### flow/run.sh
#!/bin/bash
# the make line also repeats each setting of config.mk as NAME=value (left out here)
make -C /OpenROAD-flow-scripts/flow DESIGN_CONFIG=/design/flow/config.mk WORK_HOME=/design/flow/orfs CLKGATE_MAP_FILE= finish
### flow/config.mk
export PLATFORM = sky130hd
export DESIGN_NAME = LAB_3
export DESIGN_NICKNAME = LAB_3
export VERILOG_FILES = /design/flow/design.v
export SDC_FILE = /design/flow/constraint.sdc
export NUM_CORES = 4
export LEC_CHECK = 0
export ABC_AREA = 1
export CAP_MARGIN = 20
export CELL_PAD_IN_SITES_DETAIL_PLACEMENT = 0
export CELL_PAD_IN_SITES_GLOBAL_PLACEMENT = 3
export CORE_ASPECT_RATIO = 1.79
export CORE_MARGIN = 2
export CORE_UTILIZATION = 66
export CTS_CLUSTER_DIAMETER = 80
export CTS_CLUSTER_SIZE = 99
export GPL_ROUTABILITY_DRIVEN = 1
export GPL_TIMING_DRIVEN = 1
export HOLD_SLACK_MARGIN = 0.18
export MAX_ROUTING_LAYER = met5
export PLACE_DENSITY_LB_ADDON = 0.15
export SETUP_SLACK_MARGIN = -0.51
export SLEW_MARGIN = 20
### flow/constraint.sdc
create_clock -name core_clock -period 7.86 [get_ports {Clk}]
set_input_delay 1.5720 -clock core_clock [delete_from_list [all_inputs] [get_ports {Clk}]]
set_output_delay 1.5720 -clock core_clock [all_outputs]
set_load 0.01 [all_outputs]
### flow/design.v
module L3Decoder (Y31, Y30, Y29, Y28, Y27, Y26, Y25, Y24, Y23, Y22, Y21, Y20, Y19, Y18, Y17, Y16, Y15, Y14, Y13, Y12, Y11, Y10, Y9, Y8, Y7, Y6, Y5, Y4, Y3, Y2, Y1, Y0, s, en); 
	output reg Y31, Y30, Y29, Y28, Y27, Y26, Y25, Y24, Y23, Y22, Y21, Y20, Y19, Y18, Y17, Y16, Y15, Y14, Y13, Y12, Y11, Y10, Y9, Y8, Y7, Y6, Y5, Y4, Y3, Y2, Y1, Y0; 
	input [4:0] s;
	input en; 
	always @(s or en)   begin 
		if (en == 1'b1) 
			case ( s ) 
				5'd0 : {Y31,Y30,Y29,Y28,Y27,Y26,Y25,Y24,Y23,Y22,Y21,Y20,Y19,Y18,Y17,Y16,Y15,Y14,Y13,Y12,Y11,Y10,Y9,Y8,Y7,Y6,Y5,Y4,Y3,Y2,Y1,Y0} = 32'h00000001;
				5'd1 : {Y31,Y30,Y29,Y28,Y27,Y26,Y25,Y24,Y23,Y22,Y21,Y20,Y19,Y18,Y17,Y16,Y15,Y14,Y13,Y12,Y11,Y10,Y9,Y8,Y7,Y6,Y5,Y4,Y3,Y2,Y1,Y0} = 32'h00000002;
				5'd2 : {Y31,Y30,Y29,Y28,Y27,Y26,Y25,Y24,Y23,Y22,Y21,Y20,Y19,Y18,Y17,Y16,Y15,Y14,Y13,Y12,Y11,Y10,Y9,Y8,Y7,Y6,Y5,Y4,Y3,Y2,Y1,Y0} = 32'h00000004;
				5'd3 : {Y31,Y30,Y29,Y28,Y27,Y26,Y25,Y24,Y23,Y22,Y21,Y20,Y19,Y18,Y17,Y16,Y15,Y14,Y13,Y12,Y11,Y10,Y9,Y8,Y7,Y6,Y5,Y4,Y3,Y2,Y1,Y0} = 32'h00000008; 
				5'd4 : {Y31,Y30,Y29,Y28,Y27,Y26,Y25,Y24,Y23,Y22,Y21,Y20,Y19,Y18,Y17,Y16,Y15,Y14,Y13,Y12,Y11,Y10,Y9,Y8,Y7,Y6,Y5,Y4,Y3,Y2,Y1,Y0} = 32'h00000010;
				5'd5 : {Y31,Y30,Y29,Y28,Y27,Y26,Y25,Y24,Y23,Y22,Y21,Y20,Y19,Y18,Y17,Y16,Y15,Y14,Y13,Y12,Y11,Y10,Y9,Y8,Y7,Y6,Y5,Y4,Y3,Y2,Y1,Y0} = 32'h00000020;
				5'd6 : {Y31,Y30,Y29,Y28,Y27,Y26,Y25,Y24,Y23,Y22,Y21,Y20,Y19,Y18,Y17,Y16,Y15,Y14,Y13,Y12,Y11,Y10,Y9,Y8,Y7,Y6,Y5,Y4,Y3,Y2,Y1,Y0} = 32'h00000040;
				5'd7 : {Y31,Y30,Y29,Y28,Y27,Y26,Y25,Y24,Y23,Y22,Y21,Y20,Y19,Y18,Y17,Y16,Y15,Y14,Y13,Y12,Y11,Y10,Y9,Y8,Y7,Y6,Y5,Y4,Y3,Y2,Y1,Y0} = 32'h00000080;
				5'd8 : {Y31,Y30,Y29,Y28,Y27,Y26,Y25,Y24,Y23,Y22,Y21,Y20,Y19,Y18,Y17,Y16,Y15,Y14,Y13,Y12,Y11,Y10,Y9,Y8,Y7,Y6,Y5,Y4,Y3,Y2,Y1,Y0} = 32'h00000100;
				5'd9 : {Y31,Y30,Y29,Y28,Y27,Y26,Y25,Y24,Y23,Y22,Y21,Y20,Y19,Y18,Y17,Y16,Y15,Y14,Y13,Y12,Y11,Y10,Y9,Y8,Y7,Y6,Y5,Y4,Y3,Y2,Y1,Y0} = 32'h00000200;
				5'd10: {Y31,Y30,Y29,Y28,Y27,Y26,Y25,Y24,Y23,Y22,Y21,Y20,Y19,Y18,Y17,Y16,Y15,Y14,Y13,Y12,Y11,Y10,Y9,Y8,Y7,Y6,Y5,Y4,Y3,Y2,Y1,Y0} = 32'h00000400;
				5'd11: {Y31,Y30,Y29,Y28,Y27,Y26,Y25,Y24,Y23,Y22,Y21,Y20,Y19,Y18,Y17,Y16,Y15,Y14,Y13,Y12,Y11,Y10,Y9,Y8,Y7,Y6,Y5,Y4,Y3,Y2,Y1,Y0} = 32'h00000800;
				5'd12: {Y31,Y30,Y29,Y28,Y27,Y26,Y25,Y24,Y23,Y22,Y21,Y20,Y19,Y18,Y17,Y16,Y15,Y14,Y13,Y12,Y11,Y10,Y9,Y8,Y7,Y6,Y5,Y4,Y3,Y2,Y1,Y0} = 32'h00001000;
				5'd13: {Y31,Y30,Y29,Y28,Y27,Y26,Y25,Y24,Y23,Y22,Y21,Y20,Y19,Y18,Y17,Y16,Y15,Y14,Y13,Y12,Y11,Y10,Y9,Y8,Y7,Y6,Y5,Y4,Y3,Y2,Y1,Y0} = 32'h00002000;
				5'd14: {Y31,Y30,Y29,Y28,Y27,Y26,Y25,Y24,Y23,Y22,Y21,Y20,Y19,Y18,Y17,Y16,Y15,Y14,Y13,Y12,Y11,Y10,Y9,Y8,Y7,Y6,Y5,Y4,Y3,Y2,Y1,Y0} = 32'h00004000;
				5'd15: {Y31,Y30,Y29,Y28,Y27,Y26,Y25,Y24,Y23,Y22,Y21,Y20,Y19,Y18,Y17,Y16,Y15,Y14,Y13,Y12,Y11,Y10,Y9,Y8,Y7,Y6,Y5,Y4,Y3,Y2,Y1,Y0} = 32'h00008000;
				5'd16: {Y31,Y30,Y29,Y28,Y27,Y26,Y25,Y24,Y23,Y22,Y21,Y20,Y19,Y18,Y17,Y16,Y15,Y14,Y13,Y12,Y11,Y10,Y9,Y8,Y7,Y6,Y5,Y4,Y3,Y2,Y1,Y0} = 32'h00010000;
				5'd17: {Y31,Y30,Y29,Y28,Y27,Y26,Y25,Y24,Y23,Y22,Y21,Y20,Y19,Y18,Y17,Y16,Y15,Y14,Y13,Y12,Y11,Y10,Y9,Y8,Y7,Y6,Y5,Y4,Y3,Y2,Y1,Y0} = 32'h00020000;
				5'd18: {Y31,Y30,Y29,Y28,Y27,Y26,Y25,Y24,Y23,Y22,Y21,Y20,Y19,Y18,Y17,Y16,Y15,Y14,Y13,Y12,Y11,Y10,Y9,Y8,Y7,Y6,Y5,Y4,Y3,Y2,Y1,Y0} = 32'h00040000;
				5'd19: {Y31,Y30,Y29,Y28,Y27,Y26,Y25,Y24,Y23,Y22,Y21,Y20,Y19,Y18,Y17,Y16,Y15,Y14,Y13,Y12,Y11,Y10,Y9,Y8,Y7,Y6,Y5,Y4,Y3,Y2,Y1,Y0} = 32'h00080000;
				5'd20: {Y31,Y30,Y29,Y28,Y27,Y26,Y25,Y24,Y23,Y22,Y21,Y20,Y19,Y18,Y17,Y16,Y15,Y14,Y13,Y12,Y11,Y10,Y9,Y8,Y7,Y6,Y5,Y4,Y3,Y2,Y1,Y0} = 32'h00100000;
				5'd21: {Y31,Y30,Y29,Y28,Y27,Y26,Y25,Y24,Y23,Y22,Y21,Y20,Y19,Y18,Y17,Y16,Y15,Y14,Y13,Y12,Y11,Y10,Y9,Y8,Y7,Y6,Y5,Y4,Y3,Y2,Y1,Y0} = 32'h00200000;
				5'd22: {Y31,Y30,Y29,Y28,Y27,Y26,Y25,Y24,Y23,Y22,Y21,Y20,Y19,Y18,Y17,Y16,Y15,Y14,Y13,Y12,Y11,Y10,Y9,Y8,Y7,Y6,Y5,Y4,Y3,Y2,Y1,Y0} = 32'h00400000;
				5'd23: {Y31,Y30,Y29,Y28,Y27,Y26,Y25,Y24,Y23,Y22,Y21,Y20,Y19,Y18,Y17,Y16,Y15,Y14,Y13,Y12,Y11,Y10,Y9,Y8,Y7,Y6,Y5,Y4,Y3,Y2,Y1,Y0} = 32'h00800000;
				5'd24: {Y31,Y30,Y29,Y28,Y27,Y26,Y25,Y24,Y23,Y22,Y21,Y20,Y19,Y18,Y17,Y16,Y15,Y14,Y13,Y12,Y11,Y10,Y9,Y8,Y7,Y6,Y5,Y4,Y3,Y2,Y1,Y0} = 32'h01000000;
				5'd25: {Y31,Y30,Y29,Y28,Y27,Y26,Y25,Y24,Y23,Y22,Y21,Y20,Y19,Y18,Y17,Y16,Y15,Y14,Y13,Y12,Y11,Y10,Y9,Y8,Y7,Y6,Y5,Y4,Y3,Y2,Y1,Y0} = 32'h02000000;
				5'd26: {Y31,Y30,Y29,Y28,Y27,Y26,Y25,Y24,Y23,Y22,Y21,Y20,Y19,Y18,Y17,Y16,Y15,Y14,Y13,Y12,Y11,Y10,Y9,Y8,Y7,Y6,Y5,Y4,Y3,Y2,Y1,Y0} = 32'h04000000;
				5'd27: {Y31,Y30,Y29,Y28,Y27,Y26,Y25,Y24,Y23,Y22,Y21,Y20,Y19,Y18,Y17,Y16,Y15,Y14,Y13,Y12,Y11,Y10,Y9,Y8,Y7,Y6,Y5,Y4,Y3,Y2,Y1,Y0} = 32'h08000000;
				5'd28: {Y31,Y30,Y29,Y28,Y27,Y26,Y25,Y24,Y23,Y22,Y21,Y20,Y19,Y18,Y17,Y16,Y15,Y14,Y13,Y12,Y11,Y10,Y9,Y8,Y7,Y6,Y5,Y4,Y3,Y2,Y1,Y0} = 32'h10000000;
				5'd29: {Y31,Y30,Y29,Y28,Y27,Y26,Y25,Y24,Y23,Y22,Y21,Y20,Y19,Y18,Y17,Y16,Y15,Y14,Y13,Y12,Y11,Y10,Y9,Y8,Y7,Y6,Y5,Y4,Y3,Y2,Y1,Y0} = 32'h20000000;
				5'd30: {Y31,Y30,Y29,Y28,Y27,Y26,Y25,Y24,Y23,Y22,Y21,Y20,Y19,Y18,Y17,Y16,Y15,Y14,Y13,Y12,Y11,Y10,Y9,Y8,Y7,Y6,Y5,Y4,Y3,Y2,Y1,Y0} = 32'h40000000;
				5'd31: {Y31,Y30,Y29,Y28,Y27,Y26,Y25,Y24,Y23,Y22,Y21,Y20,Y19,Y18,Y17,Y16,Y15,Y14,Y13,Y12,Y11,Y10,Y9,Y8,Y7,Y6,Y5,Y4,Y3,Y2,Y1,Y0} = 32'h80000000;
				default: {Y31,Y30,Y29,Y28,Y27,Y26,Y25,Y24,Y23,Y22,Y21,Y20,Y19,Y18,Y17,Y16,Y15,Y14,Y13,Y12,Y11,Y10,Y9,Y8,Y7,Y6,Y5,Y4,Y3,Y2,Y1,Y0} = 32'hxxxxxxxx; 
			endcase 
		else {Y31,Y30,Y29,Y28,Y27,Y26,Y25,Y24,Y23,Y22,Y21,Y20,Y19,Y18,Y17,Y16,Y15,Y14,Y13,Y12,Y11,Y10,Y9,Y8,Y7,Y6,Y5,Y4,Y3,Y2,Y1,Y0} = 32'h00000000; 
	end 
endmodule
module L3MUX(out, s, i31, i30, i29, i28, i27, i26, i25, i24, i23, i22, i21, i20, i19, i18, i17, i16, i15, i14, i13, i12, i11, i10, i9, i8, i7, i6, i5, i4, i3, i2, i1, i0);
   input [31:0] i0, i1, i2, i3, i4, i5, i6, i7, i8, i9, i10, i11, i12, i13, i14, i15, i16, i17, i18, i19, i20, i21, i22, i23, i24, i25, i26, i27, i28, i29, i30, i31;
   input [4:0] s;
   output reg [31:0] out;
	always @(s or i0 or i1 or i2 or i3 or i4 or i5 or i6 or i7 or i8 or i9 or i10 or i11 or i12 or i13 or i14 or i15 or i16 or i17 or i18 or i19 or i20 or i21 or i22 or i23 or i24 or i25 or i26 or i27 or i28 or i29 or i30 or i31)
	begin
		case (s)
			5'd0  : out = i0;
			5'd1  : out = i1;
			5'd2  : out = i2;
			5'd3  : out = i3;
			5'd4  : out = i4;
			5'd5  : out = i5;
			5'd6  : out = i6;
			5'd7  : out = i7;
			5'd8  : out = i8;
			5'd9  : out = i9;
			5'd10 : out = i10;
			5'd11 : out = i11;
			5'd12 : out = i12;
			5'd13 : out = i13;
			5'd14 : out = i14;
			5'd15 : out = i15;
			5'd16 : out = i16;
			5'd17 : out = i17;
			5'd18 : out = i18;
			5'd19 : out = i19;
			5'd20 : out = i20;
			5'd21 : out = i21;
			5'd22 : out = i22;
			5'd23 : out = i23;
			5'd24 : out = i24;
			5'd25 : out = i25;
			5'd26 : out = i26;
			5'd27 : out = i27;
			5'd28 : out = i28;
			5'd29 : out = i29;
			5'd30 : out = i30;
			5'd31 : out = i31; 
			default : out = 32'hxxxxxxx;
		endcase
	end
endmodule
module L3Register (q, data, clk, reset, enable);
	input [31:0] data ;
	input clk, reset, enable; 
	output  reg [31:0] q; 
	always @ ( posedge clk or posedge reset) 
		if (reset==1'b1) begin 
			q <= 32'h00000000; 
		end 
		else if (enable) begin 
			q <= data; 
		end
endmodule
module LAB_3 (rd1,rd2,ra1,ra2,wa,wd,Clk,WE,rst);
	input [31:0] wd;
	input [4:0] ra1,ra2,wa;
	input Clk, WE, rst;
	output [31:0] rd1,rd2;
	wire Y31, Y30, Y29, Y28, Y27, Y26, Y25, Y24, Y23, Y22, Y21, Y20, Y19, Y18, Y17, Y16, Y15, Y14, Y13, Y12, Y11, Y10, Y9, Y8, Y7, Y6, Y5, Y4, Y3, Y2, Y1, Y0; 
	wire [31:0] Q31, Q30, Q29, Q28, Q27, Q26, Q25, Q24, Q23, Q22, Q21, Q20, Q19, Q18, Q17, Q16, Q15, Q14, Q13, Q12, Q11, Q10, Q9, Q8, Q7, Q6, Q5, Q4, Q3, Q2, Q1, Q0; 
	L3Decoder dec(Y31, Y30, Y29, Y28, Y27, Y26, Y25, Y24, Y23, Y22, Y21, Y20, Y19, Y18, Y17, Y16, Y15, Y14, Y13, Y12, Y11, Y10, Y9, Y8, Y7, Y6, Y5, Y4, Y3, Y2, Y1, Y0, 
					  wa,WE);
	assign Q0 = 32'h00000000;
	L3Register r1 (Q1 , wd,Clk,rst,Y1);
	L3Register r2 (Q2 , wd,Clk,rst,Y2);
	L3Register r3 (Q3 , wd,Clk,rst,Y3);
	L3Register r4 (Q4 , wd,Clk,rst,Y4);
	L3Register r5 (Q5 , wd,Clk,rst,Y5);
	L3Register r6 (Q6 , wd,Clk,rst,Y6);
	L3Register r7 (Q7 , wd,Clk,rst,Y7);
	L3Register r8 (Q8 , wd,Clk,rst,Y8);
	L3Register r9 (Q9 , wd,Clk,rst,Y9);
	L3Register r10(Q10, wd,Clk,rst,Y10);
	L3Register r11(Q11, wd,Clk,rst,Y11);
	L3Register r12(Q12, wd,Clk,rst,Y12);
	L3Register r13(Q13, wd,Clk,rst,Y13);
	L3Register r14(Q14, wd,Clk,rst,Y14);
	L3Register r15(Q15, wd,Clk,rst,Y15);
	L3Register r16(Q16, wd,Clk,rst,Y16);
	L3Register r17(Q17, wd,Clk,rst,Y17);
	L3Register r18(Q18, wd,Clk,rst,Y18);
	L3Register r19(Q19, wd,Clk,rst,Y19);
	L3Register r20(Q20, wd,Clk,rst,Y20);
	L3Register r21(Q21, wd,Clk,rst,Y21);
	L3Register r22(Q22, wd,Clk,rst,Y22);
	L3Register r23(Q23, wd,Clk,rst,Y23);
	L3Register r24(Q24, wd,Clk,rst,Y24);
	L3Register r25(Q25, wd,Clk,rst,Y25);
	L3Register r26(Q26, wd,Clk,rst,Y26);
	L3Register r27(Q27, wd,Clk,rst,Y27);
	L3Register r28(Q28, wd,Clk,rst,Y28);
	L3Register r29(Q29, wd,Clk,rst,Y29);
	L3Register r30(Q30, wd,Clk,rst,Y30);
	L3Register r31(Q31, wd,Clk,rst,Y31);
	L3MUX mux1 (rd1, ra1, Q31, Q30, Q29, Q28, Q27, Q26, Q25, Q24, Q23, Q22, Q21, Q20, Q19, Q18, Q17, Q16, Q15, Q14, Q13, Q12, Q11, Q10, Q9, Q8, Q7, Q6, Q5, Q4, Q3, Q2, Q1, Q0);
	L3MUX mux2 (rd2, ra2, Q31, Q30, Q29, Q28, Q27, Q26, Q25, Q24, Q23, Q22, Q21, Q20, Q19, Q18, Q17, Q16, Q15, Q14, Q13, Q12, Q11, Q10, Q9, Q8, Q7, Q6, Q5, Q4, Q3, Q2, Q1, Q0);
endmodule
==> summary.txt, run 1 <==
Summary of implementation figures.

Synth
By count the netlist is led by 2304 x nand2_1, 1096 x nand3_1, 992 x dfrtp_1, 867 x nor2_1, 748 x o21ai_0. After synthesis, the largest family of logic cells by area is simple AND/OR/NAND/NOR gates. The post-synthesis cell type count is 20. The synth_stat.txt file lists the number of cells as 7817. The top-area cell type share of the netlist area is 45.1%. The cell type with the largest total area is dfrtp_1.

The number of enable-type register cells in the synthesized netlist is 0. The async set-or-reset flop fraction in the synthesized netlist is 100%. Synthesis handed over a netlist of 7817 instances. The synthesis report names the predominant flop master as dfrtp_1. The and-or/or-and share of the synthesized area is 9.02%.

The post-synthesis share of cell area spent on and, or, nand and nor gates is 40.0%. Dividing the synthesized area by the synthesized cell count gives 7.04 sq um. The area share of fa/ha/maj cells after synthesis is 0%. Sequential elements use 45.1% of the synthesized area. The post-synthesis instance area is 0.0550 sq mm. The synthesis stats list as the most numerous cell nand2_1.

The chip area line of the yosys report is 0.0550 sq mm. The xor/xnor share of the synthesized area is 0%. In the post-synthesis netlist, the biggest area contributors are dfrtp_1 45%, nand2_1 16%, nand3_1 10%. Counting every net in the synthesized netlist gives 7867. The number of warnings printed during yosys synthesis is 3. The post-synthesis register bit count is 992.

Multiplexer cells account for 0% of the synthesized area.

Die
The overall die width is 220 um. The floorplan step set the die height to 390 um. Once the floorplan was initialized, standard cells occupied 66.6% of the core. The die covers 0.0858 sq mm. The floorplan has 141 rows.

The core footprint is 0.0826 sq mm.

Outcome
The first error in the log reads "[ERROR FLW-0024] Place density exceeds 1.0 (current PLACE_DENSITY_LB_ADDON =  0.15). Please check if the value of  PLACE_DENSITY_LB_ADDON is between 0 and 0.99". Per the run summary, the flow got no further than 3_1_place_gp_skip_io. The run stopped with a tool error.
==> run 2: changes to the inputs <==
Settings changed: ABC_AREA 1 to not set, GPL_ROUTABILITY_DRIVEN 1 to 0, SETUP_SLACK_MARGIN -0.51 to not set.
==> summary.txt, run 2 <==
Summary of implementation figures.

Outcome
The run stopped with a tool error. The failing step is 3_1_place_gp_skip_io. The first error in the log reads "[ERROR FLW-0024] Place density exceeds 1.0 (current PLACE_DENSITY_LB_ADDON =  0.15). Please check if the value of  PLACE_DENSITY_LB_ADDON is between 0 and 0.99".

Die
The die is 373 um tall. The core utilization at floorplan is 66.5%. The floorplan step defined a die boundary enclosing 0.0784 sq mm. The overall die width is 210 um. In this run the standard cell core region covers 0.0755 sq mm.

The initialized floorplan defines 135 standard-cell rows.

Synth
The post-synthesis share of cell area spent on and, or, nand and nor gates is 9.34%. The and-or/or-and share of the synthesized area is 13.2%. The post-synth count of flops with an enable pin is 0. Yosys reports that the most numerous cell types are 1009 x mux2_2, 992 x dfrtp_1, 611 x a22oi_1, 281 x clkbuf_1, 223 x and3_1. The cell count after synthesis is 4177. Grouping non-sequential cells by family puts the most area in multiplexers. The most frequently used library cell after synthesis is mux2_2.

The post-synthesis cell type count is 62. The sequential share of the synthesized area is 49.4%. The cell area that synthesis handed to floorplanning was 0.0502 sq mm. Looking at area per cell type in the netlist, the leader is dfrtp_1. A synthesized cell averages 12.0 sq um.

Yosys reported a register bit count of 992. For this run, the chip area from Yosys synthesis comes to 0.0502 sq mm. Per the synthesis report, the XOR/XNOR share of the synthesized area is 0%. In the synthesized netlist, mux cells make up 24.3% of the area. After synthesis, the cell types taking the most area are dfrtp_1 49%, mux2_2 23%, a22oi_1 9.1%.

During synthesis, Yosys emitted a total of 3 warnings. The area share of fa/ha/maj cells after synthesis is 0%. The flip-flop cell with the highest count after synthesis is dfrtp_1. Counting every net in the synthesized netlist gives 4227. For this run, asynchronously set or reset flops after synthesis account for 100%. Of the post-synthesis cell area, the dominant cell type holds 49.4%. The total cells reported by yosys after synthesis is 4177.
==> run 3: changes to the inputs <==
Settings changed: ABC_AREA set to 1, CAP_MARGIN 20 to 30, CELL_PAD_IN_SITES_DETAIL_PLACEMENT 0 to not set, CELL_PAD_IN_SITES_GLOBAL_PLACEMENT 3 to 2, CORE_ASPECT_RATIO 1.79 to not set, CORE_MARGIN 2 to 9, CORE_UTILIZATION 66 to 40, CTS_CLUSTER_DIAMETER 80 to not set, CTS_CLUSTER_SIZE 99 to not set, GPL_ROUTABILITY_DRIVEN 0 to not set, HOLD_SLACK_MARGIN 0.18 to not set, MAX_ROUTING_LAYER met5 to not set, PLACE_DENSITY set to 0.48, PLACE_DENSITY_LB_ADDON 0.15 to not set.
Clock period 7.86 ns to 6.0 ns, I/O delays scaled along.
==> summary.txt, run 3 <==
Purpose: to document the outcome of synthesis and place and route.

Worst setup path
Across all register-to-register paths, the minimum setup slack is 5.24 ns. Grouping stages by cell kind, the critical path spends the most delay in buffers and inverters. The launch instance of the worst register-to-register path is r5.q[1]$_DFFE_PP0P_.

The worst setup path is captured at an output pin. The endpoint of the lowest-slack register-to-register path is r5.q[1]$_DFFE_PP0P_. For the worst setup path, the data arrival time is 4.36 ns. The startpoint of the worst setup timing path is ra1[2]. STA shows the worst reg2reg path with a cell count of 2. Along the critical path, the tally of buffer and inverter instances is 5.

According to the timing report, the data required time at the worst endpoint equals 4.80 ns. Counting buffers and inverters, the worst setup path is 12 cells deep. The biggest fanout along the worst timing path is 15. The signal on the critical path passes through clkdlybuf4s50_1, nand2_1, clkinv_2, buf_12, buf_4, nand4_1, nand2_1, nor2_1, nand2_1, nor2_1, nand2_1, clkdlybuf4s50_1. The startpoint-to-endpoint class of the critical path is input pin to output pin. The most repeated library cell on the critical path is nand2_1. The worst setup path endpoint is rd1[27]. The longest incremental delay of any stage on the critical path is reported as 0.55 ns.

The cell with the biggest individual delay on the critical path is clkdlybuf4s50_1. The worst setup path is launched from an input pin.

Synth
The largest family of logic cells by area is simple AND/OR/NAND/NOR gates. The synthesized netlist devotes 9.02% of its cell area to compound gates. In the synthesized netlist, the cells that appear most often are 2304 x nand2_1, 1096 x nand3_1, 992 x dfrtp_1, 867 x nor2_1, 748 x o21ai_0. After synthesis, the share of flip-flops with an asynchronous set or reset is 100%. The total cells reported by yosys after synthesis is 7817. Each instance of the synthesized netlist takes up on average 7.04 sq um. The number of warnings printed during yosys synthesis is 3.

Among all cell types in the netlist, the one instantiated most often is nand2_1. The area fraction in mux cells is 0%. The xor/xnor share of the synthesized area is 0%. Of the post-synthesis cell area, the dominant cell type holds 45.1%.

The post-synthesis share of cell area spent on and, or, nand and nor gates is 40.0%. Counting every net in the synthesized netlist gives 7867. Yosys mapped the design onto 20 distinct sky130hd cell types. The post-synthesis register bit count is 992. The number of enable-type register cells in the synthesized netlist is 0. Per Yosys stat, the portion of area used by sequential elements is 45.1%.

In this run, the synthesized area fraction spent on adder and majority cells is recorded as 0%. The chip area line of the yosys report is 0.0550 sq mm. By area the synthesized netlist is led by dfrtp_1 45%, nand2_1 16%, nand3_1 10%. Synthesis produced a netlist whose cell count is 7817. Summing every instance area after synthesis gives 0.0550 sq mm. The flip-flop cell with the highest count after synthesis is dfrtp_1. The synthesized design spends more area on one cell type than any other, namely dfrtp_1.

Placement
RePlAce ended its routability-driven mode at a weighted congestion of 0.829. Detailed placement reports a standard cell area of 0.0590 sq mm. The post-detailed-placement half-perimeter wirelength is 147 mm. The count of input and output buffers is 113.

Global routing
Overall routing resource usage recorded by global route was 32.4%. Summed over all layers, the global routing overflow is 0. Entering global routing, the biggest net connects 185 pins. The via count of the first global-routing pass came to 52.8k. The first global-routing pass estimated 371 mm of wire. The number of antenna violations at the first check in global routing is 8.

Final timing
Setup repair after global routing left no endpoint under its margin. Timing would allow up to 180 MHz. The number of max-slew violations in the final report is 0. Setup total negative slack on the finished layout was measured at 0 ns. The number of endpoints with negative hold slack in the final report is 0. The post-route minimum period is 5.56 ns. The actual slew at the worst max-slew pin is 1.24 ns. The final setup violation count is 0. The post-layout period usage of the worst path is 92.6%. The final timing report lists clock skew as 0 ns.

On the final layout, the worst hold slack is 0.481 ns. The slew check shows that the tightest pin keeps a relative margin of 17.1%.

Die
The number of primary I/O pins is 114. The die is 389 um tall. The core footprint is 0.136 sq mm.

The core utilization at floorplan is 40.5%. The placement row count is 135. The total die area is 0.151 sq mm. The overall die width is 389 um.

Power and ir drop
The clock network power consumption is 7390 uW. In this run the power density over the cells is 310 mW/mm^2. The sequential group share of total power is 46.1%. For this design the total switching power over the nets is 6150 uW. Cell internal power was estimated by the tool at 13400 uW.

The leakage component of the power is 0.0316 uW. The flow reports power dissipated in sequential cells as 9000 uW. The combinational power share is 16.1%. VDD sags by at most 0.215 mV. Ranked by power, first place goes to sequential cells.

Summing internal, switching and leakage power gives 19500 uW. The flow reports power dissipated in combinational cells as 3150 uW. The flow reports that the clock network draws 37.8% of the design power. Switching power as a fraction of the total was reported as 31.5%.

Routing
For this run, the detailed router reports a per-instance via density of 5.95. Per the detail_route report, DRC violations left total 0. The remaining antenna violation count after routing is 0. The length of the first detailed-routing pass in iterations is 6. The detailed router placed 56.0k vias in this run. The routed wire length is 253 mm. The average routed wire per standard cell is 26.9 um. The number of DRC markers in iteration 0 is 6206.

Clock tree
The number of H-tree branching levels is 3. The count of clock tree sinks is 992. Looking at the clock tree report, the root buffer type is clkbuf_16. Buffers inserted to repair hold after CTS numbered 0.

The number of buffers added for setup after CTS is 0. TritonCTS built the clock tree. Per the TritonCTS log, the buffer count is 118. The clock reaches the later pin of the worst-skew pair after 0.74 ns. The CTS clock-pin slew for the worst setup and hold paths is 0.06 ns. In this run, post-CTS repair resized a total of 0 instances. The deepest clock path buffer count is 3.

Final layout
The layout has 13.8k filler cells. Compared with the post-synthesis result, the final layout area differs by 14.6%. The storage element area is 0.0248 sq mm.

Summing all multi-input logic gate instances after layout gives 0.0274 sq mm. Cells fill 46.4% of the core in the end. The number of nets in the layout is 7583. Once layout is done, the placed cells without fillers occupy 0.0631 sq mm.

Min path
Looking at the hold checks, the worst path lands on r14.q[19]$_DFFE_PP0P_. The instance count along the most critical hold path is 2. In this run the most critical hold path is launched from r14.q[19]$_DFFE_PP0P_. Note that the worst hold path type here is register to register.

Job
The number of warning messages in the logs is 62. The total of max-cap violations is 0.

Outcome
The flow ran to the end and the layout has no timing, DRC or antenna violations.
run 3: routing by layer:
metal / wire length (um) / vias to the layer above / share of wire [%] / global-route usage [%]
met3: 20200 / 471 / 8.0 / 5.47
met2: 115000 / 2494 / 46 / 52.1
li1: - / 25800 / - / -
met1: 109000 / 27200 / 43 / 44.5
met4: 8770 / 10 / 3.5 / 10.4
met5: 68 / - / 0.027 / 0
run 3: stage by stage:
| stage | instances | setup slack [ns] |
|---|---|---|
| 2_1_floorplan | 7817 | -8.87 |
| 3_3_place_gp | 9159 | 0.384 |
| 3_5_place_dp | 9188 | 0.476 |
| 4_1_cts | 9399 | 0.463 |
| 5_1_grt | 9405 | 0.307 |
| 6_report | 9406 | 0.442 |
run 3: area by class of cell:
class                   instances  area share, %
diodes                          1        0.00397
clock buffers                 179           5.61
clock inverters                32          0.540
inverters                      90          0.573
multi-input cells            5989           43.5
flip-flops and latches        992           39.4
well taps                    1781           3.53
repair buffers                342           6.92
==> run 4: changes to the inputs <==
Settings changed: ABC_AREA 1 to not set, CAP_MARGIN 30 to 20, CELL_PAD_IN_SITES_DETAIL_PLACEMENT set to 0, CELL_PAD_IN_SITES_GLOBAL_PLACEMENT 2 to not set, CORE_ASPECT_RATIO set to 1.01, CORE_MARGIN 9 to 2, CORE_UTILIZATION 40 to 61, CTS_CLUSTER_SIZE set to 41, GPL_TIMING_DRIVEN 1 to not set, HOLD_SLACK_MARGIN set to 0.18, MAX_ROUTING_LAYER set to met5, PLACE_DENSITY 0.48 to 0.6, SETUP_SLACK_MARGIN set to 0.84.
Clock period 6.0 ns to 3.33 ns, I/O delays scaled along.
==> summary.txt, run 4 <==
Purpose: to document the outcome of synthesis and place and route.

Outcome
The run finished, with violations left. The violated checks flagged are setup timing.

Worst setup path
Grouping stages by cell kind, the critical path spends the most delay in simple AND/OR/NAND/NOR gates. Per the timing report, the biggest fanout along the worst path comes to 8. The worst register-to-register path depth is 1. The data arrival at the endpoint of the critical path is 2.91 ns. The startpoint of the worst setup timing path is ra2[2]. The launch instance of the worst register-to-register path is r23.q[30]$_DFFE_PP0P_. The worst setup path endpoint is rd2[18].

The endpoint of the lowest-slack register-to-register path is r23.q[30]$_DFFE_PP0P_. The startpoint-to-endpoint class of the critical path is input pin to output pin. The endpoint required time on the critical path is 2.66 ns. Per STA, the library cell used most along the worst path is buf_12. The peak per-stage delay on the critical path is 0.59 ns. The cell with the biggest individual delay on the critical path is or4_4. The cell depth of the worst setup path is 12. The endpoint class of the critical path is an output pin. The worst-case reg-to-reg setup slack stands at 2.35 ns. The count of buffering cells on the critical path with inverters included is 7. STA classifies the critical path startpoint as an input pin.

The report lists the cells along the critical path as buf_12, buf_12, buf_6, or3b_4, buf_6, nor2_4, buf_12, clkbuf_16, a22oi_1, nand3_1, or4_4, buf_2.

Final layout
The relative area change from synthesis to final layout is 37.3%. The count of fill cells added during filler insertion is 3956. The final layout contains 4890 nets.

The area of all placed cells without fillers is 0.0690 sq mm. The final core utilization is 84.7%.

Routing
The total vias in the final route is 51.4k. The number of DRC markers in iteration 0 is 10.5k. Per the detail_route report, routed wire per instance is 46.9 um. In the routed design, unresolved DRC markers number 0. Per the detail_route report, vias per standard cell equal 8.54. For this block, the routed nets add up to 282 mm of wire. The length of the first detailed-routing pass in iterations is 17.

The remaining antenna violation count after routing is 0.

Synth
The xor/xnor share of the synthesized area is 0%. Yosys stat counts 4177 cells in the synthesized netlist. The synthesis stat section lists a flop and latch total of 992. The synthesis run shows multiplexers occupying 24.3% of the cell area. Synthesis produced 4177 cells. For reference, full adder, half adder and majority cells occupy 0% of the area reported after synthesis. The most frequently used library cell after synthesis is mux2_2. Per the synth stats, the flop cell with the highest instance count is dfrtp_1. The cell type with the largest total area is dfrtp_1. After synthesis, the mean cell area works out to 12.0 sq um. The top-area cell type share of the netlist area is 49.4%. By area the synthesized netlist is led by dfrtp_1 49%, mux2_2 23%, a22oi_1 9.1%. The async set-or-reset flop fraction in the synthesized netlist is 100%.

The commonest cells after synthesis are 1009 x mux2_2, 992 x dfrtp_1, 611 x a22oi_1, 281 x clkbuf_1, 223 x and3_1. The synthesized netlist devotes 9.34% of its cell area to simple gates. Summing every instance area after synthesis gives 0.0502 sq mm.

The synthesis run identifies the leading combinational cell family as multiplexers. The number of warnings printed during yosys synthesis is 3. The and-or/or-and share of the synthesized area is 13.2%. Counting every net in the synthesized netlist gives 4227. After synthesis, the chip area reported by Yosys is 0.0502 sq mm. In the Yosys stats the netlist draws on 62 distinct library cells. For this run, the register share of the synthesized area comes to 49.4%. The number of enable-type register cells in the synthesized netlist is 0.

Power and ir drop
The combinational-cell power consumption is 6730 uW. The switching power as a share of total power is 30.8%. The main power-consuming group is sequential cells. Summed over all nets, the switching power comes to 11200 uW.

The flow reports that the clock network draws 34.5% of the design power. The internal power is 25200 uW. The sequential-cell power consumption is 17100 uW.

The power consumption is 36400 uW. The power density of the placed cells is 528 mW/mm^2. The power report attributes to the combinational group a share of 18.5%. In this run the VDD rail shows a maximum IR drop of 0.553 mV. The clock network power consumption is 12600 uW. Sequential cells burn 47.0% of the power.

Per the OpenROAD power report, leakage power amounts to 0.0307 uW.

Clock tree
The clock tree synthesis step divided the H-tree into 3 levels. In this run the deepest clock path goes through 3 buffers. The CTS clock-pin slew for the worst setup and hold paths is 0.06 ns. The hold-fix buffer count after cts is 0. The CTS tree is done. The clock drives 992 sinks.

The master cell of the clock root buffer is clkbuf_16. The clock reaches the later pin of the worst-skew pair after 0.74 ns. The number of buffers added by the clock tree synthesis step is 105.

Die
The overall die width is 290 um. The placement row count is 105. The die height is 292 um. The core footprint is 0.0815 sq mm. The core utilization at floorplan is 61.7%. The number of primary I/O pins is 114. Per the OpenROAD floorplan log, the area of the die is 0.0847 sq mm.

Final timing
The actual slew at the worst max-slew pin is 1.31 ns. The final setup TNS is -7.18 ns. Per the final report, max-transition violations number 0. The post-layout period usage of the worst path is 107%. Subtracting the final worst setup slack from the clock period gives 3.58 ns.

The clock tree skew after final layout is 0 ns. In this build the clock could be raised as far as 280 MHz. Setup repair after global routing could not meet its margin everywhere. Hold-check failures listed in the final report amount to 0. The worst-case setup margin in the final layout is -0.247 ns. The final setup violation count is 64. The headroom to the max-slew limit is 12.6%.

Job
The total of max-cap violations is 0. The stage logs contain a warning count of 31.

Min path
Note that the worst hold path type here is input pin to async pin.

Global routing
The number of antenna violations at the first check in global routing is 21. Entering global routing, the biggest net connects 90 pins. Total global-route track usage over all layers is 64.5%. The via count of the first global-routing pass is 49.9k.

The total global routing overflow is 0. The first global-routing pass estimated 380 mm of wire.

Placement
The count of input and output buffers is 113. The HPWL after detailed placement is 164 mm. STA on the placed design reports a worst setup slack of -1.15 ns. The post-placement cell area is 0.0584 sq mm. The placer congestion estimate is 1.08.
run 4: area by class of cell:
cell class	instances	area, sq um	share of cell area [%]
clock buffers	155	3100	4.49
clock inverters	38	515	0.747
well taps	1070	1340	1.94
inverters	6	26.3	0.0381
flip-flops and latches	992	24800	36.0
repair buffers	979	11800	17.2
multi-input cells	2756	27300	39.6
diodes	20	50.0	0.0726
run 4: what timing repair did:
| item | CTS | global route |
|---|---|---|
| setup buffers | 162 | 69 |
| cloned | 18 | 2 |
| resized | 998 | 246 |
| pin swaps | 237 | 177 |
| setup endpoints to repair | 64 | 64 |
run 4: through the flow:
stage / hold slack [ns] / instances
global route: 0.301 / 6001
detailed placement: 0.511 / 5552
finish: 0.283 / 6016
CTS: 0.282 / 5925
floorplan: 0.485 / 4177
global placement: 0.497 / 5551
run 4: metal layers:
| metal | global-route usage [%] | up-vias | wire (um) |
|---|---|---|---|
| met5 | 3.78 | - | 1450 |
| met4 | 53.9 | 51 | 35400 |
| met3 | 44.8 | 2791 | 57700 |
| met2 | 80.4 | 6272 | 101000 |
| met1 | 73.4 | 24700 | 85900 |
| li1 | - | 17600 | - |
==> run 5: changes to the inputs <==
Settings changed: CORE_ASPECT_RATIO 1.01 to 1.79, CORE_UTILIZATION 61 to 57, CTS_CLUSTER_SIZE 41 to not set, PLACE_DENSITY 0.6 to 0.56, SETUP_SLACK_MARGIN 0.84 to not set.
Clock period 3.33 ns to 3.96 ns, I/O delays scaled along.
==> summary.txt, run 5 <==
Purpose: to document the outcome of synthesis and place and route.

Die
The floorplan step set the die width to 226 um. The die covers 0.0906 sq mm. Pin placement for this block handled 114 I/O pins.

The core region is 0.0873 sq mm. According to the floorplan report, the die height is 401 um. For reference, the placement row count at floorplan is 145. Once the floorplan was initialized, standard cells occupied 57.6% of the core.

Synth
The mean post-synth cell area is 12.0 sq um. Per the synthesis report, the adder-cell share of the synthesized area is 0%. Of the total synthesized cell area, the portion taken by AND-OR and OR-AND cells is 13.2%. The xor/xnor share of the synthesized area is 0%. The top-area cell type share of the netlist area is 49.4%.

The chip area line of the yosys report is 0.0502 sq mm. The commonest register cell is dfrtp_1. After synthesis the cells add up to 0.0502 sq mm. After synthesis, the largest family of logic cells by area is multiplexers. Sorting the synthesized cells by how often they occur yields 1009 x mux2_2, 992 x dfrtp_1, 611 x a22oi_1, 281 x clkbuf_1, 223 x and3_1. The cell count after synthesis is 4177.

Yosys mapped the design onto 62 distinct sky130hd cell types. The main area contributors are dfrtp_1 49%, mux2_2 23%, a22oi_1 9.1%. Yosys reported that registers with async set or reset make up 100%. The total cells reported by yosys after synthesis is 4177. Sorting the Yosys area breakdown by cell type puts at the top dfrtp_1. The floorplan net count is 4227. Of the synthesized area, sequential elements account for 49.4%.

The cell with the most instances after synthesis is mux2_2. The post-synthesis register bit count is 992. The Yosys step of the flow raised 3 warnings.

Measured against the total synthesized area, the mux share comes to 24.3%. For reference, simple AND, OR, NAND and NOR cells occupy 9.34% of the area reported after synthesis. The number of enable-type register cells in the synthesized netlist is 0.

Final layout
The number of nets in the layout is 4720. From synthesis to final layout, the design area changed by 26.6%.

Worst setup path
The internal reg-to-reg setup slack is 2.93 ns. The data arrival at the endpoint of the critical path is 3.23 ns. STA classifies the critical path endpoint as an output pin. The launch instance of the worst register-to-register path is r3.q[27]$_DFFE_PP0P_. Per the OpenROAD timing report, the critical path contains 11 cells. Traced cell by cell, the critical path runs through dlygate4sd2_1, buf_6, buf_6, or3b_4, nor2_4, buf_4, buf_12, a22oi_1, nand4_1, or4_4, dlygate4sd2_1.

STA classifies the critical path startpoint as an input pin. The worst setup path endpoint is rd1[6]. Looking at the critical path, the highest net fanout was 13.

The critical path contains buffers and inverters numbering 6 combined. The timing report attributes the biggest portion of critical-path delay to buffers and inverters. The startpoint of the worst setup timing path is ra1[0]. The cell with the biggest individual delay on the critical path is or4_4.

The peak per-stage delay on the critical path is 0.57 ns. The worst register-to-register path has a depth of 1. At the worst endpoint, the required time is 3.17 ns. The critical path is of the input pin to output pin type. Per the timing report, the most critical flop-to-flop path finishes at r3.q[27]$_DFFE_PP0P_.

Power and ir drop
After layout, the design draws a total of 28800 uW. Of all power groups, the one with the highest power is sequential cells. Registers are responsible for 49.4% of the overall power. The power report lists the clock group at 9490 uW. The script computed a power per unit cell area of 453 mW/mm^2. The switching power as a share of total power is 30.6%. The internal power is 20000 uW. The analysis attributes to net switching a power of 8820 uW. The proportion of power drawn by the clock network is 32.9%. For the sequential group, total power comes out at 14200 uW. IR analysis of the VDD net gives a maximum drop of 0.518 mV. The combinational-cell power consumption is 5080 uW. In this run the static leakage power is 0.0288 uW. The flow reports that combinational logic draws 17.7% of the design power.

Routing
The met2 wirelength from detailed routing is 107 mm. The routed wire length is 275 mm. The number of DRC markers in iteration 0 is 8935. Dividing the detail-routed via count by the number of cells gives 8.18. The total vias in the final route is 48.6k. The post-route report lists met1 wire length as 82.5 mm.

For this run, the detailed router's first-pass iteration total came to 15. The highest metal layer carrying signal wires in the routed design is met5. After detailed routing, the met3 layer carries 45.4 mm of wire. After detailed routing, the average wire length per cell comes to 46.2 um. The script parses the final routing iteration and logs DRC violations as 0. The count of nets left with antenna violations once routing finished came out at 0.

Clock tree
The CTS clock-pin slew for the worst setup and hold paths is 0.07 ns. Counting the buffers created by CTS gives 92. The number of hold buffers added after CTS was 0. The deepest clock path buffer count is 3.

The CTS tree is done. TritonCTS reports the number of clock sinks as 992. The clock insertion delay at the later pin of the skew report is 0.76 ns.

The master cell of the clock root buffer is clkbuf_16. CTS built an H-tree with a depth of 3.

Outcome
The flow ran to the end, but the layout failed its checks. The report lists the violated layout checks as setup timing.

Placement
The pre-CTS worst setup slack is -0.969 ns. The count of input and output buffers is 113. Note, the detailed placer reported a final HPWL of 175 mm. The placer congestion estimate is 1.09.

Final timing
The final hold violation count recorded for this run is 0. The final report lists the setup-violating endpoint count as 19. On the final layout, the worst clock skew is 0 ns. The worst path in the final design needs a cycle of 4.03 ns, including I/O delays and setup. After layout, the worst setup slack is -0.0658 ns. Measured against its own limit, the worst slew margin works out to 16.9%.

The flow reports an fmax of 248 MHz. The final timing report lists a max-slew violation count of 0. The actual slew at the worst max-slew pin is 1.25 ns.

Setup repair after global routing could not meet its margin everywhere. Dividing the final minimum period by the clock period gives 102%.

Global routing
The first global-routing pass estimated 382 mm of wire. The global routing usage summed across all routing layers is 61.1%. The number of antenna violations at the first check in global routing is 29. The via count of the first global-routing pass came to 49.2k. Recorded from the global router log, the overflow total was 0. Entering global routing, the biggest net connects 136 pins.

Job
The total of max-cap violations is 0. The number of warning messages in the logs is 35.

Min path
The type recorded for the worst min-delay path is input pin to async pin.
-- run 5: repair_timing --
action	CTS	global route
setup endpoints to repair	64	61
gates cloned	7	0
resized	428	116
pin swaps	64	49
buffers inserted	56	9
-- run 5: area by class of cell --
class / count / area, sq um
multi-input combinational: 2755 / 25400
sequential: 992 / 24800
fill: 5850 / 23700
timing repair buffer: 823 / 8700
clock buffer: 127 / 2620
tap: 1176 / 1470
clock inverter: 34 / 462
antenna: 26 / 65.1
inverter: 6 / 26.3
-- run 5: layer usage --
layer	vias to the layer above	track usage, %
met4	26	61.7
met2	5361	81.0
met3	2548	33.6
met5	-	4.43
met1	23500	66.4
li1	17200	-
-- run 5: through the flow --
step / setup TNS, ns / std cells / instance area [sq um] / util (%) / hold slack (ns)
3_5_place_dp: -50.44 / 5683 / 58500 / 67.0 / 0.506
2_1_floorplan: - / 4177 / 50200 / - / 0.485
3_3_place_gp: -49.14 / 5683 / 58500 / 67.0 / 0.499
6_report: -0.576 / 5939 / 63600 / 72.9 / 0.444
5_1_grt: -0.263 / 5915 / 63600 / 72.8 / 0.480
4_1_cts: -0.0219 / 5904 / 63200 / 72.4 / 0.474
==> run 6: changes to the inputs <==
Settings changed: CELL_PAD_IN_SITES_DETAIL_PLACEMENT 0 to not set, CORE_ASPECT_RATIO 1.79 to 1.86, CORE_UTILIZATION 57 to 62, CTS_CLUSTER_DIAMETER set to 331, CTS_CLUSTER_SIZE set to 79, GPL_TIMING_DRIVEN set to 0, HOLD_SLACK_MARGIN 0.18 to not set, MAX_ROUTING_LAYER met5 to not set, PLACE_DENSITY 0.56 to not set, SETUP_SLACK_MARGIN set to 0.64, SLEW_MARGIN 20 to 5.
Clock period 3.96 ns to 4.84 ns, I/O delays scaled along.
==> summary.txt, run 6 <==
Summary of implementation figures.

Outcome
The run stopped with a tool error. The flow halted during 5_1_grt. The tool reported: "[ERROR GRT-0116] Global routing finished with congestion. Check the congestion regions in the DRC Viewer".

Die
After floorplanning, the core was divided into 142 placement rows. The core utilization at floorplan is 62.4%. The number of primary I/O pins is 114. The total die area is 0.0834 sq mm. The core footprint is 0.0805 sq mm. The overall die width is 213 um.

The die height is 392 um.

Synth
The cell count after synthesis is 4177. The chip area line of the yosys report is 0.0502 sq mm. In this run, the synthesized area fraction spent on adder and majority cells is recorded as 0%. The async set-or-reset flop fraction in the synthesized netlist is 100%. Per the synthesis report, the dominant area consumer among library cells is dfrtp_1. The cell with the most instances after synthesis is mux2_2.

The number of warnings printed during yosys synthesis is 3. The and-or/or-and share of the synthesized area is 13.2%. The synthesis run identifies the leading combinational cell family as multiplexers. A synthesized cell averages 12.0 sq um. The post-synth register bit count is 992.

Counting distinct cell types in the post-synthesis netlist gives 62. The sequential share of the synthesized area is 49.4%. The area fraction in mux cells is 24.3%. The flip-flop cell with the highest count after synthesis is dfrtp_1. The number of nets handed over by synthesis was 4227. The cell-mix breakdown from Yosys lists the simple-gate area share as 9.34%. The number of enable-type register cells in the synthesized netlist is 0. The top-area cell type share of the netlist area is 49.4%. Of the total synthesized cell area, the portion taken by XOR and XNOR cells is 0%. After synthesis, the most frequently instantiated cells are 1009 x mux2_2, 992 x dfrtp_1, 611 x a22oi_1, 281 x clkbuf_1, 223 x and3_1.

The number of cells reported by Yosys stat comes to 4177. The post-synthesis instance area is 0.0502 sq mm. Sorting the synthesized cells by area gives the leading types as dfrtp_1 49%, mux2_2 23%, a22oi_1 9.1%.

Global routing
Global routing used 87.1% of the available tracks across all layers. The total global routing overflow is 1376.

Clock tree
Hold repair after CTS inserted 0 buffers. TritonCTS reports the number of clock sinks as 992. The number of buffers added by the clock tree synthesis step is 16. Looking at the clock tree report, the maximum root-to-sink buffer count equals 3. The master cell of the clock root buffer is clkbuf_16. The number of H-tree branching levels is 1.

Placement
Per the placement log, port buffering inserted 112 buffers. The cell count after placement is 5506. The placer congestion estimate is 1.23.

The cell area after placement is 0.0550 sq mm. Summed over all nets, the half-perimeter wirelength after detailed placement is 217 mm.
-- run 6: stage by stage --
| stage | total power (uW) | hold WS (ns) | setup TNS (ns) | setup slack, ns |
|---|---|---|---|---|
| 2_1_floorplan | 13300 | 0.485 | -9715.98 | -9.79 |
| 3_3_place_gp | 15100 | 0.495 | - | -15.30 |
| 3_5_place_dp | 15400 | 0.503 | -72.95 | -1.55 |
| 4_1_cts | 18500 | 0.556 | 0 | 0.464 |
-- run 6: timing repair --
item | CTS
cloned | 11
pin swaps | 77
gates resized | 1013
hold endpoints to repair | 0
endpoints found under the setup margin | 64
setup buffers | 96
-- run 6: metal layers --
metal  GRT usage, %  GRT overflow
met5           54.0            10
met4           86.6           434
met3           76.9            61
met2           98.0           809
met1           87.1            62
==> run 7: changes to the inputs <==
Settings changed: CELL_PAD_IN_SITES_DETAIL_PLACEMENT set to 0, CORE_ASPECT_RATIO 1.86 to 1.79, CORE_UTILIZATION 62 to 69, CTS_CLUSTER_DIAMETER 331 to not set, CTS_CLUSTER_SIZE 79 to 37, GPL_TIMING_DRIVEN 0 to not set, HOLD_SLACK_MARGIN set to 0.18, MAX_ROUTING_LAYER set to met5, PLACE_DENSITY_LB_ADDON set to 0.25, SETUP_SLACK_MARGIN 0.64 to not set, SLEW_MARGIN 5 to 20.
Clock period 4.84 ns to 4.03 ns, I/O delays scaled along.
==> summary.txt, run 7 <==
Summary of implementation figures.

Synth
By count the netlist is led by 1009 x mux2_2, 992 x dfrtp_1, 611 x a22oi_1, 281 x clkbuf_1, 223 x and3_1. Yosys reports that the leading cell type by area covers 49.4% of the netlist area. The xor/xnor share of the synthesized area is 0%. In the post-synthesis netlist, the biggest area contributors are dfrtp_1 49%, mux2_2 23%, a22oi_1 9.1%. The total cells reported by yosys after synthesis is 4177.

The sequential share of the synthesized area is 49.4%. The synthesized netlist occupies a cell area of 0.0502 sq mm. The portion of synthesized area spent on multiplexers is 24.3%. For reference, compound AND-OR and OR-AND cells occupy 13.2% of the area reported after synthesis. The floorplan net count is 4227.

After synthesis, the chip area reported by Yosys is 0.0502 sq mm. In this run the mean area of a mapped cell was 12.0 sq um. For this run the top cell type by instance count after synthesis was mux2_2.

In this run, distinct cell masters in the synthesized netlist total 62. Per the synthesis report, the adder-cell share of the synthesized area is 0%. The cell count after synthesis is 4177.

The largest family of logic cells by area is multiplexers. The flip-flop cell with the highest count after synthesis is dfrtp_1. Yosys printed 3 warnings. The number of enable-type register cells in the synthesized netlist is 0.

The async set-or-reset flop fraction in the synthesized netlist is 100%. The post-synthesis register bit count is 992. Per the synthesis report, the dominant area consumer among library cells is dfrtp_1.

Summing the areas of all and, or, nand and nor instances in the mapped netlist gives 9.34% of the synthesized area.

Die
Before placement the cells fill 69.6% of the core. The floorplan step defined a core boundary enclosing 0.0722 sq mm. The die height is 365 um. Per the OpenROAD floorplan log, the width of the die is 206 um.

After floorplanning, the die was sized to cover 0.0751 sq mm. The placement row count is 132. 114 I/O pins were placed.

Placement
The placer congestion estimate is 1.08. The count of input and output buffers is 113. The post-detailed-placement half-perimeter wirelength is 160 mm.

Clock tree
The number of H-tree branching levels is 3. The number of buffers added by the clock tree synthesis step is 87. The deepest clock path buffer count is 3.

The count of clock tree sinks is 992. The master cell of the clock root buffer is clkbuf_16.

Global routing
The global routing usage summed across all routing layers is 76.7%. After global routing the overflow that remains totals 6.

Outcome
The flow did not finish. The first error in the log reads "[ERROR GRT-0232] Routing congestion too high. Check the congestion heatmap in the GUI". The failing step is 5_1_grt.
## run 7: repair_timing
action | CTS
endpoints found under the setup margin | 64
resized | 363
hold buffers | 0
pin swaps | 48
gates cloned | 7
buffers inserted | 50
## run 7: through the flow
stage               area, sq um  setup TNS, ns  cells  setup slack, ns  hold slack (ns)
detailed placement        57700         -38.92   5412           -0.831            0.509
global placement          57700         -45.73   5411            -1.14            0.495
CTS                       62100        -0.0149   5623          -0.0149            0.525
floorplan                 50200              -   4177           -10.44            0.485
## run 7: metal layers
layer	GRT overflow	GRT usage, %
met2	1	90.6
met5	0	35.0
met4	5	70.6
met1	0	79.5
met3	0	63.1
==> run 8: changes to the inputs <==
Settings changed: CAP_MARGIN 20 to 30, CELL_PAD_IN_SITES_DETAIL_PLACEMENT 0 to not set, CELL_PAD_IN_SITES_GLOBAL_PLACEMENT set to 2, CORE_ASPECT_RATIO 1.79 to not set, CORE_MARGIN 2 to 9, CORE_UTILIZATION 69 to 40, CTS_CLUSTER_SIZE 37 to not set, GPL_TIMING_DRIVEN set to 0, HOLD_SLACK_MARGIN 0.18 to 0.02, MAX_ROUTING_LAYER met5 to not set, PLACE_DENSITY set to 0.48, PLACE_DENSITY_LB_ADDON 0.25 to not set.
Clock period 4.03 ns to 6.0 ns, I/O delays scaled along.
==> summary.txt, run 8 <==
Purpose: to document the outcome of synthesis and place and route.

Final timing
The headroom to the max-slew limit is 29.1%. The final timing report derives a shortest allowable period of 6.23 ns. The worst-case setup margin in the final layout is -0.231 ns.

The number of max-slew violations in the final report is 0. For this run, the top clock speed supported by timing is 160 MHz. The number of endpoints with negative hold slack in the final report is 0. The final setup violation count is 51. The clock tree skew after final layout is 0 ns.

For the pin with the worst max-slew slack, the measured transition is 1.06 ns. The final critical path takes up 104% of the cycle.

Worst setup path
The launch point of the critical path was reported as ra2[1]. Together, buffers and inverters on the worst path number 5. Counting buffers and inverters, the worst setup path is 10 cells deep. The data arrival at the endpoint of the critical path is 5.03 ns.

The biggest fanout along the worst timing path is 10. The most repeated library cell on the critical path is clkdlybuf4s50_1. The worst setup path is launched from an input pin. The endpoint of the lowest-slack register-to-register path is r7.q[9]$_DFFE_PP0P_. Per STA, the worst path accumulates the most delay in the family buffers and inverters. The internal reg-to-reg setup slack is 5.09 ns. The launch instance of the worst register-to-register path is r7.q[9]$_DFFE_PP0P_. The critical path goes through clkdlybuf4s50_1, buf_2, buf_6, nand3b_2, nor2_1, clkbuf_2, a22oi_1, nand4_1, or4_1, clkdlybuf4s50_1.

The longest incremental delay of any stage on the critical path is reported as 0.74 ns. Looking at the critical path, the single cell with the biggest stage delay is clkbuf_2. The startpoint-to-endpoint class of the critical path is input pin to output pin.

According to the timing report, the critical path is captured at rd2[11]. The data required time reported for the critical path is 4.80 ns. The worst setup path is captured at an output pin. The number of cells on the worst reg-to-reg path is 1.

Synth
The synthesized netlist devotes 0% of its cell area to adder and majority cells. In the synthesized netlist, the dominant kind of combinational cell is multiplexers. The flip-flop cell with the highest count after synthesis is dfrtp_1. The number of warnings printed during yosys synthesis is 3.

Averaged over all synthesized cells, the footprint is 12.0 sq um. The top-area cell type share of the netlist area is 49.4%. Yosys reports that the most numerous cell types are 1009 x mux2_2, 992 x dfrtp_1, 611 x a22oi_1, 281 x clkbuf_1, 223 x and3_1. The chip area line of the yosys report is 0.0502 sq mm. The floorplan net count is 4227.

The post-synthesis instance area is 0.0502 sq mm. The area fraction in mux cells is 24.3%. The async set-or-reset flop fraction in the synthesized netlist is 100%. For this run the top cell type by instance count after synthesis was mux2_2. The and-or/or-and share of the synthesized area is 13.2%. Yosys mapped a number of flops with a built-in enable equal to 0. Summing the sequential cell areas from Yosys gives 49.4% of the chip area. The post-synthesis cell type count is 62. Per the synthesis report, the XOR/XNOR share of the synthesized area is 0%. The post-synthesis share of cell area spent on and, or, nand and nor gates is 9.34%. After synthesis the netlist holds a flip-flop and latch count of 992. Sorting the Yosys area breakdown by cell type puts at the top dfrtp_1.

For this design, Yosys synthesis ends with a cell count of 4177. After synthesis, the cell types taking the most area are dfrtp_1 49%, mux2_2 23%, a22oi_1 9.1%. The cell count after synthesis is 4177.

Min path
The launch instance of the worst min-delay path is r30.q[3]$_DFFE_PP0P_. Along the worst hold path, the cell count comes to 1. The type of the most critical hold path is register to register. The worst hold path terminates at r30.q[3]$_DFFE_PP0P_.

Power and ir drop
Per the power-grid run, VDD falls by no more than 0.289 mV. The sequential-cell power consumption is 9280 uW. Internal power comes to 13900 uW. The leakage component of the power is 0.0277 uW. The clock network accounts for 36.8% of the total power. The power report puts the net switching power at 6200 uW. The clock network power reported by the tool is 7400 uW. Dividing total power by cell area gives a power density of 324 mW/mm^2.

For the combinational group, total power comes out at 3410 uW. The script computed the net switching share of total power as 30.8%. The sequential group share of total power is 46.2%. The dominant power group in this design is sequential cells. The combinational power share is 17.0%.

Job
Max-cap violations in this run came to 0. Summing over the stages, the warning tally comes to 30.

Die
The initial utilization of the core area, before any placement, comes to 40.4%. The number of primary I/O pins is 114. The core footprint is 0.124 sq mm. After floorplanning, the core was divided into 129 placement rows. The overall die width is 372 um. The die covers 0.139 sq mm. The die height is 372 um.

Routing
The length of the first detailed-routing pass in iterations is 8. The remaining antenna violation count after routing is 0. Dividing the detail-routed via count by the number of cells gives 7.70. Per the detail_route report, DRC violations left total 0. The routed wire length is 350 mm. Per the log, the first TritonRoute iteration ended with a DRC count of 9224. The final route contains 49.1k vias. The average routed wire per standard cell is 54.8 um.

Final layout
The relative area change from synthesis to final layout is 23.5%. The final core utilization is 49.9%. The area taken by sequential standard cells is reported as 0.0248 sq mm. After the last flow step, the layout net total stands at 4627. The final cell count without fillers is 6383. The layout has 11.4k filler cells. In the final layout, the multi-input gates occupy 0.0240 sq mm.

Global routing
The number of antenna violations at the first check in global routing is 76. The via count of the first global-routing pass is 44.4k. The total global routing overflow is 0. The first global-routing pass estimated 447 mm of wire. Entering global routing, the biggest net connects 35 pins.

The global routing usage summed across all routing layers is 49.1%.

Clock tree
Buffers inserted during clock tree synthesis total 114. According to the CTS report, the clock sink count is 992. The master cell of the clock root buffer is clkbuf_16. Counting along the longest clock path gives a buffer depth of 3. The timing report gives the clock slew at the launch and capture registers of the worst setup and hold paths as 0.07 ns.

The H-tree was split into 3 levels. The clock insertion delay at the later pin of the skew report is 0.76 ns. The CTS tree is done.

Placement
The placer congestion estimate is 1.03. The placement report lists the number of port buffers as 112. The pre-CTS worst setup slack is -0.837 ns. The cell count after placement is 6089. Summed over all nets, the half-perimeter wirelength after detailed placement is 243 mm.

Outcome
The layout checks failed on setup timing. The flow ran to the end, but the layout failed its checks.
## run 8: area by class of cell
type	instances	share of cell area, %
buffer	419	3.87
clock inverter	44	0.833
multi-input combinational	2751	38.7
clock buffer	165	5.31
tap	1637	3.30
sequential	992	40.0
timing repair buffer	293	7.68
antenna	76	0.307
inverter	6	0.0423
## run 8: routing by layer
layer / wire length [um] / global-route usage (%)
met5: 402 / 0.909
met1: 127000 / 61.1
met4: 33900 / 37.8
met3: 54400 / 23.7
met2: 134000 / 64.2
## run 8: metrics by stage
stage	hold slack, ns	TNS [ns]	area [sq um]	power (uW)
after detailed placement	0.505	-31.38	57300	12500
after CTS	0.517	-0.0558	61600	19800
after global placement	0.498	-	53400	12300
final	0.522	-5.12	62000	20100
after global routing	0.540	-0.00392	61900	20500
after floorplan	0.485	-8795.41	50200	10800
## run 8: repair_timing
item,CTS,global route
pin swaps,7,5
buffers inserted,11,6
hold buffers,0,0
setup endpoints to repair,64,59
hold endpoints to repair,0,0
gates resized,159,76
==> run 9: changes to the inputs <==
Settings changed: ABC_AREA set to 0, CAP_MARGIN 30 to 20, CELL_PAD_IN_SITES_DETAIL_PLACEMENT set to 0, CORE_ASPECT_RATIO set to 1.79, CORE_MARGIN 9 to 2, CORE_UTILIZATION 40 to 66, CTS_CLUSTER_DIAMETER set to 80, CTS_CLUSTER_SIZE set to 75, GPL_ROUTABILITY_DRIVEN set to 1, HOLD_SLACK_MARGIN 0.02 to 0.18, MAX_ROUTING_LAYER set to met5, PLACE_DENSITY 0.48 to not set, PLACE_DENSITY_LB_ADDON set to 0.15, SETUP_SLACK_MARGIN set to -0.41, TNS_END_PERCENT set to 55.
Clock period 6.0 ns to 7.86 ns, I/O delays scaled along.
==> summary.txt, run 9 <==
Summary of implementation figures.

Outcome
The first error in the log reads "[ERROR FLW-0024] Place density exceeds 1.0 (current PLACE_DENSITY_LB_ADDON =  0.15). Please check if the value of  PLACE_DENSITY_LB_ADDON is between 0 and 0.99". It got as far as 3_1_place_gp_skip_io and failed there. The run stopped with a tool error.

Die
The core utilization at floorplan is 66.5%. Per the OpenROAD floorplan log, the area of the die is 0.0784 sq mm. The overall die width is 210 um. According to the floorplan log, the row count is 135. The die height is 373 um.

After floorplanning, the core was sized to cover 0.0755 sq mm.

Synth
The area fraction in mux cells is 24.3%. Yosys stat counts 4177 cells in the synthesized netlist. The most common cell in the synthesized netlist is mux2_2. The synthesis report names the predominant flop master as dfrtp_1. In this run, the synthesized area fraction spent on and/or/nand/nor cells is recorded as 9.34%. The post-synthesis instance area is 0.0502 sq mm. According to the Yosys statistics, the synthesized design has a chip area of 0.0502 sq mm. The floorplan net count is 4227. The warning tally printed by Yosys for this design is 3.

By area the synthesized netlist is led by dfrtp_1 49%, mux2_2 23%, a22oi_1 9.1%. The post-synthesis register bit count is 992. In the synthesized netlist, the dominant kind of combinational cell is multiplexers. dfrtp_1 takes more of the synthesized area than any other cell. Counting instances in the post-synthesis netlist gives the leading cell types as 1009 x mux2_2, 992 x dfrtp_1, 611 x a22oi_1, 281 x clkbuf_1, 223 x and3_1. The mean post-synth cell area is 12.0 sq um.

The area fraction of the largest cell type after synthesis is 49.4%. The xor/xnor share of the synthesized area is 0%. Synthesis instantiated 62 different standard cells from the library. The async set-or-reset flop fraction in the synthesized netlist is 100%.

The area share of fa/ha/maj cells after synthesis is 0%. The number of enable-type register cells in the synthesized netlist is 0. The and-or/or-and share of the synthesized area is 13.2%.

Of the synthesized area, sequential elements account for 49.4%. The cell count after synthesis is 4177.
Power is estimated from default activity; no workload was simulated.
